== R ==
==> flow/design.v (excerpt) <==
module RV32I_Core (
    input  logic        clk,
    input  logic        reset,
    input  logic [31:0] instrCode,
    output logic [31:0] instrMemAddr,
    output logic        dataWe,
    output logic [31:0] dataAddr,
    output logic [31:0] dataWData,
    input  logic [31:0] dataRData,
    output logic        transfer,
    input  logic        ready
);
    logic        regFileWe;
    logic [ 3:0] aluControl;
    logic        aluSrcMuxSel;
    logic [ 2:0] RFWDSrcMuxSel;
    logic        branch;
    logic        jal;
    logic        jalr;
    logic        PCEn;
    ControlUnit U_ControlUnit (.*);
    DataPath U_DataPath (.*);
endmodule
Size in the first run: about 170 I/O pins, about 68000 um^2 of cells after synthesis.
clock: 4.26 ns
lec_check: 0
cap_margin: 15
core_margin: 2
core_utilization: 72
cts_cluster_diameter: 226
cts_cluster_size: 33
hold_slack_margin: -0.1
setup_slack_margin: -0.41
slew_margin: 40
run.sh (not shown) runs the stock make flow with config.mk's settings and CLKGATE_MAP_FILE=.
Tool error DPL-0033 stopped R during detailed placement (3_5_place_dp); no final results.
> inputs changed (R -> Q)
Settings: HOLD_SLACK_MARGIN: -0.1 -> unset; CAP_MARGIN: 15 -> 20; CORE_UTILIZATION: 72 -> 40; CTS_CLUSTER_SIZE: 33 -> unset; CTS_CLUSTER_DIAMETER: 226 -> unset; SETUP_SLACK_MARGIN: -0.41 -> unset; SLEW_MARGIN: 40 -> 20; the clock period (ns, I/O delays scaled along): 4.26 -> 8.0.
Results
Between Q and R, it is Q whose standard-cell row count is higher, by 39. Q closes out successfully: all stages finished, all timing, DRC and antenna checks passed. The die height number comes out higher for Q vs R. Q ends up with a placer congestion estimate that is 16% lower than in R.


== run 1 ==
RV32I_Core again, from the RTL that the note above started with.
export LEC_CHECK = 0
export CAP_MARGIN = 20
export CORE_MARGIN = 2
export CORE_UTILIZATION = 57
export SETUP_SLACK_MARGIN = 1.12
export SLEW_MARGIN = 20
create_clock -name core_clock -period 4.07 [get_ports {clk}]
Nothing crashed in run 1 and all stages finished; the problem is that the final layout failed, the offending checks being setup timing.
[inputs] run 2 vs run 1
# run 1
export LEC_CHECK = 0
export CAP_MARGIN = 20
export CORE_MARGIN = 2
export CORE_UTILIZATION = 57
export SETUP_SLACK_MARGIN = 1.12
export SLEW_MARGIN = 20
create_clock -name core_clock -period 4.07 [get_ports {clk}]
# run 2
export LEC_CHECK = 0
export CAP_MARGIN = 20
export CORE_MARGIN = 2
export CORE_UTILIZATION = 67
export CTS_CLUSTER_SIZE = 36
export SLEW_MARGIN = 20
create_clock -name core_clock -period 5.27 [get_ports {clk}]
### Flow results
As the logs show, run 2 stopped at global routing after a tool error, so it never reached the end of the flow. Finished, but not clean: run 1, with setup timing. The worst slack at placement in run 2 sits 0.61 ns above the value recorded for run 1. Max vertical die dimension across run 2 and run 1: run 1. As far as post-synthesis adder-cell area fraction goes, run 1 and run 2 are indistinguishable; the numbers are identical. Taking run 1 as the reference, in run 2 die size down about 15%, placeable core area lost about 14%. On starting density of the core: between run 2 and run 1, it ends up lower for run 1. | placed wire-length estimate | run 2 vs run 1 | worse |.
Edits applied to the flow inputs when going from run 2 to run 3:
# run 2
export LEC_CHECK = 0
export CAP_MARGIN = 20
export CORE_MARGIN = 2
export CORE_UTILIZATION = 67
export CTS_CLUSTER_SIZE = 36
export SLEW_MARGIN = 20
create_clock -name core_clock -period 5.27 [get_ports {clk}]
# run 3
export LEC_CHECK = 0
export CAP_MARGIN = 20
export CORE_MARGIN = 2
export CORE_UTILIZATION = 57
export SLEW_MARGIN = 20
create_clock -name core_clock -period 4.07 [get_ports {clk}]
Findings:
Run 3 completed end to end; final checks failed (setup timing). NOTE area of the core region run 2->run 3 increased by more than 10%. Run 3 against run 2; total of cells resized after clock tree synthesis is up by more than half. On HPWL after detailed placement, run 3 does better than run 2. The area of placed instances of run 3 is higher than that of run 2. Count of hold buffers inserted by post-cts repair came out exactly the same in run 3 and run 2. Taking run 3 as 1.0, run 2 lands at 0.852 on die outline area. [run 3] vertical die size rose about 8% relative to run 2. As far as number of instances in the synthesized netlist goes, run 3 and run 2 are indistinguishable; the numbers are identical. Comparing run 3 against run 2, there is no change at all in top-level port count. Run 3: count of placed standard cells including taps is 8.7% higher than what run 2 reported.
Here is what was changed in the inputs of run 4 compared with run 3.
# run 3
export LEC_CHECK = 0
export CAP_MARGIN = 20
export CORE_MARGIN = 2
export CORE_UTILIZATION = 57
export SLEW_MARGIN = 20
create_clock -name core_clock -period 4.07 [get_ports {clk}]
# run 4
export LEC_CHECK = 0
export CAP_MARGIN = 15
export CORE_MARGIN = 2
export CORE_UTILIZATION = 72
export CTS_CLUSTER_DIAMETER = 226
export CTS_CLUSTER_SIZE = 33
export SLEW_MARGIN = 20
create_clock -name core_clock -period 4.37 [get_ports {clk}]
==> comparison <==
What ended run 4 was a tool error in clock tree synthesis; the run never finished. Compared with run 3, run 4 shows a higher share of the core filled by cells before placement. Comparing run 3 against run 4, there is no change at all in area fraction in compound gates after synthesis. Run 4 vs run 3 — detailed placer's ending HPWL rose 12%.
Inputs modified between run 4 and run 5:
# run 4
export LEC_CHECK = 0
export CAP_MARGIN = 15
export CORE_MARGIN = 2
export CORE_UTILIZATION = 72
export CTS_CLUSTER_DIAMETER = 226
export CTS_CLUSTER_SIZE = 33
export SLEW_MARGIN = 20
create_clock -name core_clock -period 4.37 [get_ports {clk}]
# run 5
export LEC_CHECK = 0
export CAP_MARGIN = 20
export CORE_MARGIN = 2
export CORE_UTILIZATION = 53
export SLEW_MARGIN = 20
create_clock -name core_clock -period 7.32 [get_ports {clk}]
## What came out
- What ended run 4 was a tool error in clock tree synthesis; the run never finished.
- Run 5 | status: complete | timing, DRC, antenna: pass
- Comparing run 4 against run 5, there is no change at all in post-synthesis mux area share.
- Run 5 has area of the die above what run 4 had.
- Number of standard-cell rows in the floorplan (run 5 / run 4): 1.17
- Reported for run 4 and run 5, net count of the mapped netlist turned out identical to the last digit.
- Number of placed cells counting well taps (higher): run 4
- Compared with run 4, run 5 shows overall die height that has gone up by more than 10%.
- Reported for run 4 and run 5, count of flip-flops with a built-in enable after synthesis turned out identical to the last digit.
- When run 5 is set beside run 4, its half-perimeter wire length after detailed placement turns out to be about 20% smaller.
- Of run 4 and run 5, the run reporting the lower final estimated routing congestion in global placement was run 5.
For run 6, these inputs were changed with respect to run 5:
# run 5
export LEC_CHECK = 0
export CAP_MARGIN = 20
export CORE_MARGIN = 2
export CORE_UTILIZATION = 53
export SLEW_MARGIN = 20
create_clock -name core_clock -period 7.32 [get_ports {clk}]
# run 6
export LEC_CHECK = 0
export CAP_MARGIN = 20
export CORE_MARGIN = 2
export CORE_UTILIZATION = 57
export CTS_CLUSTER_DIAMETER = 28
export MAX_ROUTING_LAYER = met4
export SETUP_SLACK_MARGIN = 0.97
export SLEW_MARGIN = 20
create_clock -name core_clock -period 4.07 [get_ports {clk}]
## What came out
- Of run 5 and run 6, only run 5 finishes the flow clean.
- Status run 6: flow complete, layout not clean - setup timing
- Run 5 → run 6: vertical die dimension fell by about 3.5%; met3 track demand over resource rose by 10 points; number of unique standard cell types used by synthesis stayed essentially flat; sequential power rose by 78%.
- Worst min-delay path class = reg2reg: run 5; worst min-delay path class = in2reg: run 6
Power is estimated from default activity; no workload was simulated.
